==> inputs of v20 <==
Design DSP, start of the top module:
module DSP(A,B,C,D,CARRYIN,M,P,CARRYOUT,CARRYOUTF,CLK,OPMODE,
CEA,CEB,CEC,CED,CECARRYIN,CEM,CEP,CEOPMODE,
RSTA,RSTB,RSTC,RSTD,RSTCARRYIN,RSTM,RSTP,RSTOPMODE,
BCOUT,PCIN,PCOUT);
input[17:0] A, B, D;
input[47:0] C,PCIN;
input[7:0] OPMODE;
input CARRYIN,CLK,CEA,CEB,CEC,CECARRYIN,CED,CEM,CEP,CEOPMODE;
input RSTA,RSTB,RSTC,RSTD,RSTCARRYIN,RSTM,RSTP,RSTOPMODE;
output wire[35:0] M;
output wire[47:0] P,PCOUT;
output wire[17:0] BCOUT;
output CARRYOUT,CARRYOUTF;
parameter A0REG=0;	 
parameter A1REG=1; 
parameter B0REG=0;
parameter B1REG=1;
parameter CREG=1;
parameter DREG=1;
parameter MREG=1;
parameter PREG=1;
parameter CARRYINREG=1;
parameter CARRYOUTREG=1;
parameter OPMODEREG=1;
parameter CARRYINSEL="OPMODE5";  
parameter B_INPUT="DIRECT";  
parameter RSTTYPE="SYNC";   
wire[7:0] OPMODE_REG;
wire[17:0] D_REG;
reg[17:0] B0_IN;
wire[17:0] B0_REG;
reg[17:0] PRE_RESULT;
wire[17:0] B1_IN;
wire[17:0] B1_REG;
wire[17:0] A0_REG;
wire[17:0] A1_REG;
wire[35:0] Product_Result;
wire[35:0] M_REG;
reg[47:0] X_OUT;
reg[47:0] Z_OUT;
wire[48:0] Post_Result;
wire[47:0] C_REG;
reg Carry_IN;  
wire CIN; 
wire Carry_Out_In;
reg_mux #(.WIDTH(18), .PIPELINE(DREG), .RESET_TYPE(RSTTYPE)) DREG_INST(.in(D), .out(D_REG), .clk(CLK), .ce(CED), .rst(RSTD));
reg_mux #(.WIDTH(18), .PIPELINE(B0REG), .RESET_TYPE(RSTTYPE)) B0REG_INST(.in(B0_IN), .out(B0_REG), .clk(CLK), .ce(CEB), .rst(RSTB));
reg_mux #(.WIDTH(18), .PIPELINE(B1REG), .RESET_TYPE(RSTTYPE)) B1REG_INST(.in(B1_IN), .out(B1_REG), .clk(CLK), .ce(CEB), .rst(RSTB));
reg_mux #(.WIDTH(18), .PIPELINE(A0REG), .RESET_TYPE(RSTTYPE)) A0REG_INST(.in(A), .out(A0_REG), .clk(CLK), .ce(CEA), .rst(RSTA));
reg_mux #(.WIDTH(18), .PIPELINE(A1REG), .RESET_TYPE(RSTTYPE)) A1REG_INST(.in(A0_REG), .out(A1_REG), .clk(CLK), .ce(CEA), .rst(RSTA));
reg_mux #(.WIDTH(48), .PIPELINE(CREG), .RESET_TYPE(RSTTYPE)) CREG_INST(.in(C), .out(C_REG), .clk(CLK), .ce(CEC), .rst(RSTC));
reg_mux #(.WIDTH(36), .PIPELINE(MREG), .RESET_TYPE(RSTTYPE)) MREG_INST(.in(Product_Result), .out(M_REG), .clk(CLK), .ce(CEM), .rst(RSTM));
reg_mux #(.WIDTH(1), .PIPELINE(CARRYINREG), .RESET_TYPE(RSTTYPE)) CYIREG_INST(.in(Carry_IN), .out(CIN), .clk(CLK), .ce(CECARRYIN), .rst(RSTCARRYIN));
reg_mux #(.WIDTH(8), .PIPELINE(OPMODEREG), .RESET_TYPE(RSTTYPE)) OPMODEREG_INST(.in(OPMODE), .out(OPMODE_REG), .clk(CLK), .ce(CEOPMODE), .rst(RSTOPMODE));
  ...
Settings: LEC_CHECK=0, ABC_AREA=1, CAP_MARGIN=15, CORE_ASPECT_RATIO=0.5, CORE_MARGIN=7, CORE_UTILIZATION=55, CTS_CLUSTER_DIAMETER=351, CTS_CLUSTER_SIZE=75, GPL_ROUTABILITY_DRIVEN=0, MAX_ROUTING_LAYER=met5, PLACE_DENSITY=0.81, SETUP_SLACK_MARGIN=-0.48, SLEW_MARGIN=20, TNS_END_PERCENT=45; clock period 7.37 ns.
run.sh (not shown) runs the stock make flow with config.mk's settings and CLKGATE_MAP_FILE=.
==> v29: changes against v20 <==
- ABC_AREA: 1 -> 0
- CORE_ASPECT_RATIO: 0.5 -> 0.98
- CORE_MARGIN: 7 -> 2
- CORE_UTILIZATION: 55 -> 70
- CTS_CLUSTER_DIAMETER: 351 -> 97
- MAX_ROUTING_LAYER: met5 -> met4
- PLACE_DENSITY: 0.81 -> unset
- PLACE_DENSITY_LB_ADDON: unset -> 0.02
- SETUP_SLACK_MARGIN: -0.48 -> unset
==> flow/constraint.sdc (replaced) <==
create_clock -name core_clock -period 5.1 [get_ports {CLK}]
set_input_delay 1.0200 -clock core_clock [delete_from_list [all_inputs] [get_ports {CLK}]]
set_output_delay 1.0200 -clock core_clock [all_outputs]
set_load 0.01 [all_outputs]
==> v31: changes against v20 <==
- ABC_AREA: 1 -> unset
- CAP_MARGIN: 15 -> 20
- CORE_ASPECT_RATIO: 0.5 -> unset
- CORE_MARGIN: 7 -> 2
- CORE_UTILIZATION: 55 -> 68
- CTS_CLUSTER_DIAMETER: 351 -> unset
- CTS_CLUSTER_SIZE: 75 -> 86
- GPL_ROUTABILITY_DRIVEN: 0 -> unset
- MAX_ROUTING_LAYER: met5 -> unset
- PLACE_DENSITY: 0.81 -> unset
- SETUP_SLACK_MARGIN: -0.48 -> 0.13
- TNS_END_PERCENT: 45 -> unset
==> flow/constraint.sdc (replaced) <==
create_clock -name core_clock -period 5.9 [get_ports {CLK}]
set_input_delay 1.1800 -clock core_clock [delete_from_list [all_inputs] [get_ports {CLK}]]
set_output_delay 1.1800 -clock core_clock [all_outputs]
set_load 0.01 [all_outputs]
==> v27: changes against v20 <==
- CORE_ASPECT_RATIO: 0.5 -> 0.98
- CORE_MARGIN: 7 -> 2
- CORE_UTILIZATION: 55 -> 70
- CTS_CLUSTER_DIAMETER: 351 -> 204
- MAX_ROUTING_LAYER: met5 -> met4
- PLACE_DENSITY: 0.81 -> unset
- PLACE_DENSITY_LB_ADDON: unset -> 0.02
- SETUP_SLACK_MARGIN: -0.48 -> unset
==> flow/constraint.sdc (replaced) <==
create_clock -name core_clock -period 5.44 [get_ports {CLK}]
set_input_delay 1.0880 -clock core_clock [delete_from_list [all_inputs] [get_ports {CLK}]]
set_output_delay 1.0880 -clock core_clock [all_outputs]
set_load 0.01 [all_outputs]
==> tab_implementation.tex <==
% Generated from flow reports
\begin{tabular}{lr}
\hline
Metric & Value \\
\hline
\multicolumn{2}{l}{\textbf{Synthesis}} \\
Aoi share & 15.7\% \\
Number of instances in the synthesized netlist & 3374 \\
Count of instantiated cells in the yosys netlist & 3374 \\
Synthesized chip area reported by yosys & 27600 µm² \\
Most area-consuming cells after synthesis & sky130\_fd\_sc\_hd\_\_fa\_1, sky130\_fd\_sc\_hd\_\_dfxtp\_1, sky130\_fd\_sc\_hd\_\_ha\_1 \\
Area share, top type & 18.9\% \\
Commonest cells post-synth & sky130\_fd\_sc\_hd\_\_inv\_1, sky130\_fd\_sc\_hd\_\_nand2\_1, sky130\_fd\_sc\_hd\_\_nor2\_1 \\
\multicolumn{2}{l}{\textbf{Outcome}} \\
Last stage & global routing \\
Err & [ERROR GRT-0232] Routing congestion too high. Check the congestion heatmap in the GUI. \\
Status & stopped before the end \\
\multicolumn{2}{l}{\textbf{Global routing}} \\
Remaining global-route overflow & 4 \\
\multicolumn{2}{l}{\textbf{Die}} \\
\# rows & 73 \\
Fp util & 69.1\% \\
\hline
\end{tabular}
# the run above: v31

==> tab_implementation.tex <==
% Auto-generated results table
\begin{tabular}{lr}
\hline
Metric & Value \\
\hline
\multicolumn{2}{l}{\textbf{Outcome}} \\
Status & timing/DRC/antenna clean \\
\multicolumn{2}{l}{\textbf{Synthesis}} \\
Synthesized chip area reported by yosys & 30800 µm² \\
Area share, top type & 17.9\% \\
Most area-consuming cells after synthesis & sky130\_fd\_sc\_hd\_\_nand2\_1, sky130\_fd\_sc\_hd\_\_fa\_1, sky130\_fd\_sc\_hd\_\_inv\_1 \\
Aoi share & 13.6\% \\
Largest area contributor in the netlist & sky130\_fd\_sc\_hd\_\_nand2\_1 \\
Count of instantiated cells in the yosys netlist & 4971 \\
Commonest cells post-synth & sky130\_fd\_sc\_hd\_\_nand2\_1, sky130\_fd\_sc\_hd\_\_inv\_1, sky130\_fd\_sc\_hd\_\_a21oi\_1 \\
Number of instances in the synthesized netlist & 4971 \\
\multicolumn{2}{l}{\textbf{Die}} \\
Fp util & 55.6\% \\
\# rows & 61 \\
\hline
\end{tabular}
# the run above: v20

==> tab_implementation.tex <==
% Auto-generated results table
\begin{tabular}{lr}
\hline
Metric & Value \\
\hline
\multicolumn{2}{l}{\textbf{Timing}} \\
Crit path setup slack, layout & -0.687 ns \\
Count of endpoints failing setup in the final report & 25 \\
\multicolumn{2}{l}{\textbf{Outcome}} \\
Failing Checks & setup timing \\
Status & complete, but fails checks \\
\multicolumn{2}{l}{\textbf{Synthesis}} \\
Aoi share & 13.6\% \\
Area share, top type & 17.9\% \\
Most area-consuming cells after synthesis & sky130\_fd\_sc\_hd\_\_nand2\_1, sky130\_fd\_sc\_hd\_\_fa\_1, sky130\_fd\_sc\_hd\_\_inv\_1 \\
\multicolumn{2}{l}{\textbf{Global routing}} \\
Remaining global-route overflow & 0 \\
\multicolumn{2}{l}{\textbf{Die}} \\
Fp util & 70.6\% \\
\# rows & 76 \\
\hline
\end{tabular}
# the run above: v27

==> tab_implementation.tex <==
% Auto-generated results table
\begin{tabular}{lr}
\hline
Metric & Value \\
\hline
\multicolumn{2}{l}{\textbf{Outcome}} \\
Status & complete, but fails checks \\
Failing Checks & setup timing \\
\multicolumn{2}{l}{\textbf{Synthesis}} \\
Most area-consuming cells after synthesis & sky130\_fd\_sc\_hd\_\_fa\_1, sky130\_fd\_sc\_hd\_\_dfxtp\_1, sky130\_fd\_sc\_hd\_\_ha\_1 \\
Number of instances in the synthesized netlist & 3374 \\
Commonest cells post-synth & sky130\_fd\_sc\_hd\_\_inv\_1, sky130\_fd\_sc\_hd\_\_nand2\_1, sky130\_fd\_sc\_hd\_\_nor2\_1 \\
Area share, top type & 18.9\% \\
Count of instantiated cells in the yosys netlist & 3374 \\
Aoi share & 15.7\% \\
\multicolumn{2}{l}{\textbf{Timing}} \\
Crit path setup slack, layout & -1.17 ns \\
Count of endpoints failing setup in the final report & 23 \\
\multicolumn{2}{l}{\textbf{Global routing}} \\
Remaining global-route overflow & 0 \\
\multicolumn{2}{l}{\textbf{Die}} \\
Fp util & 71.4\% \\
\hline
\end{tabular}
# the run above: v29


* * *

==> quartz <==
==> flow/design.v <==
module reg_mux(in,out,clk,ce,rst);
parameter WIDTH=18;
parameter PIPELINE=0; 
parameter RESET_TYPE="SYNC";  
input[WIDTH-1:0] in;
input clk,ce,rst;
output reg[WIDTH-1:0] out;
generate
	if(PIPELINE && RESET_TYPE=="SYNC") begin
		always @(posedge clk) begin
			if(rst) begin
				out<=0;
			end
			else if(ce) begin
				out<=in;
			end
		end
	end
endgenerate
generate
	if(PIPELINE && RESET_TYPE=="ASYNC") begin
		always @(posedge clk or posedge rst) begin
			if (rst) begin
				out<=0;
			end
			else if (ce) begin
				out<=in;
			end
		end
	end
endgenerate
generate
	if(PIPELINE==0) begin
		always @(*) begin
			out=in;
		end
	end
endgenerate
endmodule
module DSP(A,B,C,D,CARRYIN,M,P,CARRYOUT,CARRYOUTF,CLK,OPMODE,
CEA,CEB,CEC,CED,CECARRYIN,CEM,CEP,CEOPMODE,
RSTA,RSTB,RSTC,RSTD,RSTCARRYIN,RSTM,RSTP,RSTOPMODE,
BCOUT,PCIN,PCOUT);
input[17:0] A, B, D;
input[47:0] C,PCIN;
input[7:0] OPMODE;
input CARRYIN,CLK,CEA,CEB,CEC,CECARRYIN,CED,CEM,CEP,CEOPMODE;
input RSTA,RSTB,RSTC,RSTD,RSTCARRYIN,RSTM,RSTP,RSTOPMODE;
output wire[35:0] M;
output wire[47:0] P,PCOUT;
output wire[17:0] BCOUT;
output CARRYOUT,CARRYOUTF;
parameter A0REG=0;	 
parameter A1REG=1; 
parameter B0REG=0;
parameter B1REG=1;
parameter CREG=1;
parameter DREG=1;
parameter MREG=1;
parameter PREG=1;
parameter CARRYINREG=1;
parameter CARRYOUTREG=1;
parameter OPMODEREG=1;
parameter CARRYINSEL="OPMODE5";  
parameter B_INPUT="DIRECT";  
parameter RSTTYPE="SYNC";   
wire[7:0] OPMODE_REG;
wire[17:0] D_REG;
reg[17:0] B0_IN;
wire[17:0] B0_REG;
reg[17:0] PRE_RESULT;
wire[17:0] B1_IN;
wire[17:0] B1_REG;
wire[17:0] A0_REG;
wire[17:0] A1_REG;
wire[35:0] Product_Result;
wire[35:0] M_REG;
reg[47:0] X_OUT;
reg[47:0] Z_OUT;
wire[48:0] Post_Result;
wire[47:0] C_REG;
reg Carry_IN;  
wire CIN; 
wire Carry_Out_In;
reg_mux #(.WIDTH(18), .PIPELINE(DREG), .RESET_TYPE(RSTTYPE)) DREG_INST(.in(D), .out(D_REG), .clk(CLK), .ce(CED), .rst(RSTD));
reg_mux #(.WIDTH(18), .PIPELINE(B0REG), .RESET_TYPE(RSTTYPE)) B0REG_INST(.in(B0_IN), .out(B0_REG), .clk(CLK), .ce(CEB), .rst(RSTB));
reg_mux #(.WIDTH(18), .PIPELINE(B1REG), .RESET_TYPE(RSTTYPE)) B1REG_INST(.in(B1_IN), .out(B1_REG), .clk(CLK), .ce(CEB), .rst(RSTB));
reg_mux #(.WIDTH(18), .PIPELINE(A0REG), .RESET_TYPE(RSTTYPE)) A0REG_INST(.in(A), .out(A0_REG), .clk(CLK), .ce(CEA), .rst(RSTA));
reg_mux #(.WIDTH(18), .PIPELINE(A1REG), .RESET_TYPE(RSTTYPE)) A1REG_INST(.in(A0_REG), .out(A1_REG), .clk(CLK), .ce(CEA), .rst(RSTA));
reg_mux #(.WIDTH(48), .PIPELINE(CREG), .RESET_TYPE(RSTTYPE)) CREG_INST(.in(C), .out(C_REG), .clk(CLK), .ce(CEC), .rst(RSTC));
reg_mux #(.WIDTH(36), .PIPELINE(MREG), .RESET_TYPE(RSTTYPE)) MREG_INST(.in(Product_Result), .out(M_REG), .clk(CLK), .ce(CEM), .rst(RSTM));
reg_mux #(.WIDTH(1), .PIPELINE(CARRYINREG), .RESET_TYPE(RSTTYPE)) CYIREG_INST(.in(Carry_IN), .out(CIN), .clk(CLK), .ce(CECARRYIN), .rst(RSTCARRYIN));
reg_mux #(.WIDTH(8), .PIPELINE(OPMODEREG), .RESET_TYPE(RSTTYPE)) OPMODEREG_INST(.in(OPMODE), .out(OPMODE_REG), .clk(CLK), .ce(CEOPMODE), .rst(RSTOPMODE));
reg_mux #(.WIDTH(1), .PIPELINE(CARRYOUTREG), .RESET_TYPE(RSTTYPE)) CYOREG_INST(.in(Carry_Out_In), .out(CARRYOUT), .clk(CLK), .ce(CECARRYIN), .rst(RSTCARRYIN));
reg_mux #(.WIDTH(48), .PIPELINE(PREG), .RESET_TYPE(RSTTYPE)) PREG_INST(.in(Post_Result), .out(P), .clk(CLK), .ce(CEP), .rst(RSTP));
always @(*) begin
	case(B_INPUT)
		"DIRECT": B0_IN=B;
		"CASCADE": B0_IN=BCOUT;
		default: B0_IN=0;
	endcase
end
always @(*) begin
	if(OPMODE_REG[6])
		PRE_RESULT= D_REG - B0_REG;	
	else
		PRE_RESULT= D_REG + B0_REG;
end
assign B1_IN=(OPMODE_REG[4])? PRE_RESULT: B0_REG;
assign Product_Result=B1_REG * A1_REG;
assign M=M_REG;
always @(*) begin
	case(CARRYINSEL)
		"CARRYIN": Carry_IN=CARRYIN;
		"OPMODE5": Carry_IN=OPMODE_REG[5];
		default: Carry_IN=0;
	endcase
end
always @(*) begin
	case({ OPMODE_REG[3], OPMODE_REG[2]})
		0: Z_OUT=0;
		1: Z_OUT=PCIN;
		2: Z_OUT=P;
		3: Z_OUT=C_REG;
	endcase
end
always @(*) begin
	case( {OPMODE_REG[1], OPMODE_REG[0]})
		0: X_OUT=0;
		1: X_OUT={ {13{M_REG[35]}} , M_REG[34:0] };  
 		2: X_OUT=P;
		3: X_OUT={D_REG[11:0], A1_REG, B1_REG};    
	endcase
end
assign Post_Result= ( OPMODE_REG[7] )? (Z_OUT-(X_OUT+CIN)) : (Z_OUT+X_OUT+CIN) ;
assign Carry_Out_In=Post_Result[48];
assign BCOUT= B1_REG;
assign CARRYOUTF= CARRYOUT;
assign PCOUT=P;
endmodule
==> flow/run.sh <==
#!/bin/bash
# the make line also repeats each setting of config.mk as NAME=value (left out here)
make -C /OpenROAD-flow-scripts/flow DESIGN_CONFIG=/design/flow/config.mk WORK_HOME=/design/flow/orfs CLKGATE_MAP_FILE= finish
==> flow/config.mk <==
export PLATFORM = sky130hd
export DESIGN_NAME = DSP
export DESIGN_NICKNAME = DSP
export VERILOG_FILES = /design/flow/design.v
export SDC_FILE = /design/flow/constraint.sdc
export NUM_CORES = 4
export LEC_CHECK = 0
export ABC_AREA = 1
export CAP_MARGIN = 15
export CORE_ASPECT_RATIO = 0.98
export CORE_MARGIN = 2
export CORE_UTILIZATION = 72
export CTS_CLUSTER_DIAMETER = 350
export CTS_CLUSTER_SIZE = 72
export GPL_ROUTABILITY_DRIVEN = 0
export HOLD_SLACK_MARGIN = -0.1
export MAX_ROUTING_LAYER = met5
export PLACE_DENSITY_LB_ADDON = 0.27
export SETUP_SLACK_MARGIN = 1.45
export SLEW_MARGIN = 0
export TNS_END_PERCENT = 5
==> flow/constraint.sdc <==
create_clock -name core_clock -period 5.62 [get_ports {CLK}]
set_input_delay 1.1240 -clock core_clock [delete_from_list [all_inputs] [get_ports {CLK}]]
set_output_delay 1.1240 -clock core_clock [all_outputs]
set_load 0.01 [all_outputs]
==> indigo: changes against quartz <==
CORE_UTILIZATION = 59   (was 72)
CTS_CLUSTER_DIAMETER = default   (was 350)
CTS_CLUSTER_SIZE = 75   (was 72)
HOLD_SLACK_MARGIN = default   (was -0.1)
MAX_ROUTING_LAYER = met4   (was met5)
PLACE_DENSITY_LB_ADDON = 0.02   (was 0.27)
SETUP_SLACK_MARGIN = default   (was 1.45)
SLEW_MARGIN = 20   (was 0)
TNS_END_PERCENT = 45   (was 5)
==> flow/constraint.sdc (replaced) <==
create_clock -name core_clock -period 5.1 [get_ports {CLK}]
set_input_delay 1.0200 -clock core_clock [delete_from_list [all_inputs] [get_ports {CLK}]]
set_output_delay 1.0200 -clock core_clock [all_outputs]
set_load 0.01 [all_outputs]
==> comparison table <==
Setup repair bufs after CTS: indigo 7; quartz 29
Core area: indigo 51400 um^2; quartz 42500 um^2
Count of cells resized by post-cts repair: indigo 121; quartz 72
Floorplan core density: indigo 59.9%; quartz 72.5%
Status: indigo failed layout checks; quartz aborted with a tool error
Failing step: indigo -; quartz global routing
Violated checks: indigo setup timing; quartz -
Root Driver: indigo sky130_fd_sc_hd__clkbuf_16; quartz sky130_fd_sc_hd__clkbuf_16
Parity-gate share of the synthesized area counting xor and xnor cells: indigo 1.56%; quartz 1.56%
FP Rows: indigo 82; quartz 75
Clock Path Buffers: indigo 2; quartz 2
Post-Place Setup Slack: indigo -0.533 ns; quartz -0.105 ns
DIE AREA: indigo 54000 um^2; quartz 44400 um^2
Number of enable-type register cells in the synthesized netlist: indigo 0; quartz 0
Clock sinks: indigo 196; quartz 196
Sum of net half-perimeters after detailed placement: indigo 95.2 mm; quartz 92.8 mm
Leading area contributor after synthesis: indigo sky130_fd_sc_hd__nand2_1; quartz sky130_fd_sc_hd__nand2_1
Aoi share: indigo 13.6%; quartz 13.6%
Chip width: indigo 235 um; quartz 213 um
Cells after DPL: indigo 5964; quartz 5740
Number of hold-repair buffers added at the cts stage: indigo 0; quartz 0
Net Count, Synth: indigo 5675; quartz 5675
Die H: indigo 230 um; quartz 209 um
Post-detailed-placement cell area: indigo 35600 um^2; quartz 34700 um^2
Number of standard cells after synthesis: indigo 4971; quartz 4971
